==> flow/design.v (excerpt) <==
module Integration(input clk,
	 input rst,
	 output [31:0]mem_addr,
	 output [31:0]mem_wdata,
	 output mem_we,
	 input [31:0]mem_rdata
 );
 	wire [5:0]func;
	wire [31:0]signextend;
	wire [31:0]rs_data;
	wire [31:0]rt_data;
	 wire [31:0]mdr_result;
	 wire [31:0]A_out;
	  wire [31:0]B_out;
	  wire [31:0]alu_ou_result;
	   wire[3:0]alu_control;
	 wire zero;
	 wire [31:0]instruction;
	 wire [31:0]pc_out;
	 wire [31:0]jump_address;
	 wire [31:0]alu_result;
	 wire [5:0] opcode;
	 wire [4:0] rs;
	 wire [4:0] rt;
	 wire [4:0] rd;
	 wire PCWrite;
	 wire IorD;
	 wire MemWrite;
	 wire IRWrite;
	 wire ALUSrcA;
	 wire [1:0] ALUSrcB;
	 wire [1:0] ALUOp;
	 wire MemtoReg;
	 wire RegWrite;
	 wire RegDst;
	 wire PCWriteCond;
	 wire MemRead;
	 wire [1:0] PCSource;
	 wire Branch;
	assign instruction = mem_rdata;
	assign mem_addr = IorD ? alu_ou_result : pc_out;
	assign mem_wdata = B_out;
	assign mem_we = MemWrite;
PC pc (
    .clk(clk), 
    .rst(rst), 
    .jump_address(jump_address),
    .alu_ou_result(alu_ou_result),
    .alu_result(alu_result),
    .pc_source(PCSource), 
    .zero(zero),
    .pcwrite(PCWrite), 
    .pcwrite_cond(PCWriteCond),
    .pc_out(pc_out)
    );
	Instruction_reg IR (
    .instruction(instruction), 
    .IRwrite(IRWrite), 
    .clk(clk), 
    .rst(rst), 
    .opcode(opcode), 
    .func(func), 
    .jump_address(jump_address), 
    .rs(rs), 
    .rt(rt), 
    .rd(rd), 
    .signextend(signextend)
    );
	 memory_data_register mdr (
    .data_in(mem_rdata), 
    .clk(clk), 
    .rst(rst), 
    .mdr_result(mdr_result)
    );
	 controlunit control (
    .clk(clk), 
    .rst(rst), 
    .opcode(opcode), 
    .PCWrite(PCWrite), 
    .IorD(IorD), 
    .MemWrite(MemWrite), 
    .IRWrite(IRWrite), 
    .ALUSrcA(ALUSrcA), 
    .ALUSrcB(ALUSrcB), 
    .ALUOp(ALUOp), 
    .MemtoReg(MemtoReg), 
    .RegWrite(RegWrite), 
    .RegDst(RegDst), 
    .PCWriteCond(PCWriteCond), 
  ...
Size in the first run: roughly 2200 cells after synthesis, ~99 I/O pins, roughly 27000 um2 of cells after synthesis.
Settings: LEC_CHECK=0, CAP_MARGIN=20, CELL_PAD_IN_SITES_GLOBAL_PLACEMENT=3, CORE_ASPECT_RATIO=0.83, CORE_MARGIN=5, CORE_UTILIZATION=35, CTS_CLUSTER_SIZE=63, GPL_TIMING_DRIVEN=1, MAX_ROUTING_LAYER=met5, PLACE_DENSITY=0.55, SLEW_MARGIN=35, TNS_END_PERCENT=65; clock period 5.31 ns.
run.sh (not shown) runs the stock make flow with config.mk's settings and CLKGATE_MAP_FILE=.
The baseline completed, yet does not pass: setup timing.
Then changed:
==> flow/config.mk (replaced) <==
export PLATFORM = sky130hd
export DESIGN_NAME = Integration
export DESIGN_NICKNAME = Integration
export VERILOG_FILES = /design/flow/design.v
export SDC_FILE = /design/flow/constraint.sdc
export NUM_CORES = 4
export LEC_CHECK = 0
export CAP_MARGIN = 20
export CORE_MARGIN = 2
export CORE_UTILIZATION = 65
export CTS_CLUSTER_SIZE = 41
export SETUP_SLACK_MARGIN = 1.59
export SLEW_MARGIN = 20
==> flow/constraint.sdc (replaced) <==
create_clock -name core_clock -period 6.27 [get_ports {clk}]
set_input_delay 1.2540 -clock core_clock [delete_from_list [all_inputs] [get_ports {clk}]]
set_output_delay 1.2540 -clock core_clock [all_outputs]
set_load 0.01 [all_outputs]
After rerunning: This time the run completed with no timing, DRC or antenna violations; register-to-register slack improves by 1200 ps; via count goes up by a few percent; routed wire length goes down by roughly a tenth; design area goes down by roughly a tenth; setup slack improves by 1200 ps; hold slack improves by 14 ps; global-route usage goes up by 16 points; non-clock buffer count goes down by 275.
Then changed:
--- a/flow/config.mk
+++ b/flow/config.mk
@@ -9,5 +9,5 @@
 export CORE_MARGIN = 2
-export CORE_UTILIZATION = 65
-export CTS_CLUSTER_SIZE = 41
-export SETUP_SLACK_MARGIN = 1.59
+export CORE_UTILIZATION = 70
+export CTS_CLUSTER_SIZE = 35
+export SETUP_SLACK_MARGIN = 1.35
 export SLEW_MARGIN = 20
==> flow/constraint.sdc (replaced) <==
create_clock -name core_clock -period 4.88 [get_ports {clk}]
set_input_delay 0.9760 -clock core_clock [delete_from_list [all_inputs] [get_ports {clk}]]
set_output_delay 0.9760 -clock core_clock [all_outputs]
set_load 0.01 [all_outputs]
- Now the flow aborted during 5_1_grt on GRT-0116
- die size drops by 7.0%
- area after synthesis does not change
- synthesized cell count is unchanged
Then changed:
--- a/flow/config.mk
+++ b/flow/config.mk
@@ -9,5 +9,3 @@
 export CORE_MARGIN = 2
-export CORE_UTILIZATION = 70
-export CTS_CLUSTER_SIZE = 35
-export SETUP_SLACK_MARGIN = 1.35
+export CORE_UTILIZATION = 40
 export SLEW_MARGIN = 20
==> flow/constraint.sdc (replaced) <==
create_clock -name core_clock -period 7.6 [get_ports {clk}]
set_input_delay 1.5200 -clock core_clock [delete_from_list [all_inputs] [get_ports {clk}]]
set_output_delay 1.5200 -clock core_clock [all_outputs]
set_load 0.01 [all_outputs]
Outcome: This time the run passed the timing, DRC and antenna checks; synthesized cell count does not change; area after synthesis does not change; die area increases by about 70%.


Starting RTL as in the previous note.
clock: 8.49 ns
lec_check: 0
abc_area: 1
cap_margin: 20
cell_pad_in_sites_detail_placement: 2
cell_pad_in_sites_global_placement: 2
core_margin: 6
core_utilization: 40
cts_cluster_diameter: 239
gpl_timing_driven: 0
hold_slack_margin: 0.16
max_routing_layer: met4
place_density_lb_addon: 0.22
setup_slack_margin: 0.0
slew_margin: 20
tns_end_percent: 95
Change:
- ABC_AREA: 1 -> unset
- CELL_PAD_IN_SITES_DETAIL_PLACEMENT: 2 -> unset
- CELL_PAD_IN_SITES_GLOBAL_PLACEMENT: 2 -> unset
- CORE_MARGIN: 6 -> 2
- CORE_UTILIZATION: 40 -> 72
- CTS_CLUSTER_DIAMETER: 239 -> unset
- CTS_CLUSTER_SIZE: unset -> 36
- GPL_TIMING_DRIVEN: 0 -> unset
- HOLD_SLACK_MARGIN: 0.16 -> unset
- MAX_ROUTING_LAYER: met4 -> unset
- PLACE_DENSITY_LB_ADDON: 0.22 -> unset
- SETUP_SLACK_MARGIN: 0.0 -> unset
- TNS_END_PERCENT: 95 -> unset
- clock period: 8.49 -> 5.74 ns (I/O delays scaled with it)
Outcome:
- With this change the flow ended with an error in global routing
- area after synthesis fell by about 2%
- die size fell by about 50%
- synthesized cell count fell by 35%
Change:
- CAP_MARGIN: 20 -> 5
- CORE_UTILIZATION: 72 -> 68
- CTS_CLUSTER_SIZE: 36 -> 41
- SETUP_SLACK_MARGIN: unset -> -0.44
- clock period: 5.74 -> 5.0 ns (I/O delays scaled with it)
Now the flow completed, yet does not pass: negative setup slack.
Synthesized area does not change.
Die size rose by a few percent.
Synthesized cell count is unchanged.
Change:
- ABC_AREA: unset -> 1
- CAP_MARGIN: 5 -> 0
- CORE_UTILIZATION: 68 -> 72
- CTS_CLUSTER_DIAMETER: unset -> 374
- CTS_CLUSTER_SIZE: 41 -> 10
- SETUP_SLACK_MARGIN: -0.44 -> 1.38
- clock period: 5.0 -> 4.63 ns (I/O delays scaled with it)
Now the flow stopped in global routing on GRT-0232.
Die size falls by 3.5%.
Synthesized area came out higher by about 2.1%.
Synthesized cell count climbs by about 54%.
Change:
- ABC_AREA: 1 -> unset
- CAP_MARGIN: 0 -> 20
- CORE_UTILIZATION: 72 -> 40
- CTS_CLUSTER_DIAMETER: 374 -> unset
- CTS_CLUSTER_SIZE: 10 -> unset
- SETUP_SLACK_MARGIN: 1.38 -> unset
- clock period: 4.63 -> 8.0 ns (I/O delays scaled with it)
After rerunning: The changed run passed the timing, DRC and antenna checks. Area after synthesis went down by 2.1%. Die size went up by 75%. Synthesized cell count went down by 35%.


Setup of P:
Integration again, from the RTL that the note above started with.
## Integration
module Integration(input clk,
	 input rst,
	 output [31:0]mem_addr,
	 output [31:0]mem_wdata,
	 output mem_we,
	 input [31:0]mem_rdata
 );
make LEC_CHECK=0 CAP_MARGIN=20 CORE_MARGIN=2 CORE_UTILIZATION=71 CTS_CLUSTER_SIZE=41 SETUP_SLACK_MARGIN=-0.37 SLEW_MARGIN=20 finish   # period 4.84 ns
P got as far as global routing (5_1_grt), where a tool error ended the run.
[inputs] Q vs P
- SETUP_SLACK_MARGIN now 1.35, was -0.37
- SLEW_MARGIN now 35, was 20
- CORE_UTILIZATION now 66, was 71
- CTS_CLUSTER_SIZE now 38, was 41
- the clock period (ns, I/O delays scaled along) now 5.0, was 4.84
[summary]
The remaining runs in P and Q completed every stage, whereas P halted early.
The flow ended early for P: it failed with a tool error in global routing (5_1_grt).
In Q relative to P, total instance count after detailed placement had gone up slightly.
Height of the die, Q and P: higher on Q
P fits on a die that is smaller than the die of Q.
Core region area delta for Q relative to P: about 8% higher
| global placer's final weighted congestion | higher: Q |
Cmp Q and P / post-detailed-placement half-perimeter wirelength / higher: P
Compared with P, setup fix buffers added after clock tree synthesis in Q increased by more than half.
Between P and Q, the xor and xnor fraction of the mapped netlist area figures differ only marginally.
Width of the chip: Q vs P up about 3.6%
Here is what was changed in the inputs of R compared with Q.
- a change of CORE_UTILIZATION from 66 to 72
- a change of SLEW_MARGIN from 35 to 20
- a change of CTS_CLUSTER_SIZE from 38 to 35
- a deleted SETUP_SLACK_MARGIN that had been 1.35
- a change of the clock period (ns, I/O delays scaled along) from 5.0 to 5.74
--- outcome ---
- R | ERROR | global routing (5_1_grt)
- Number of sinks driven by the clock tree: R vs Q identical
- Higher number of instances resized during post-cts repair goes to Q over R.
- R vs Q — floorplan die width dropped 8.7 um.
- R has routability congestion estimate below what Q had.
- On vertical die dimension, the higher figure sits with Q, not R.
diff inputs: R => S
- a change of CORE_UTILIZATION from 72 to 66
- an added SETUP_SLACK_MARGIN of 1.35
- a deleted CTS_CLUSTER_SIZE that had been 35
Results
To summarise S: no stage aborted, but the layout did not pass its checks, failing on negative setup slack.
Comparing R and S, the higher pre-CTS setup slack is on S.
Diff S..R | cell count after synthesis | unchanged
Sort R and S by overall die width asc -> top: R
Die size: S exceeds R
Comparing S with R, the area after detailed placement came out essentially unchanged.
Final weighted congestion in routability-driven placement sits lower in S than in R.
Relative to R, the die span in y of S is higher by 4.4%.
When S is measured against R, its number of buffers created by CTS turns out 1 higher.
Delta (S minus R): buffer count from post-CTS setup fixing now sits higher, initial core utilization now sits lower, number of standard-cell rows in the floorplan now sits higher.
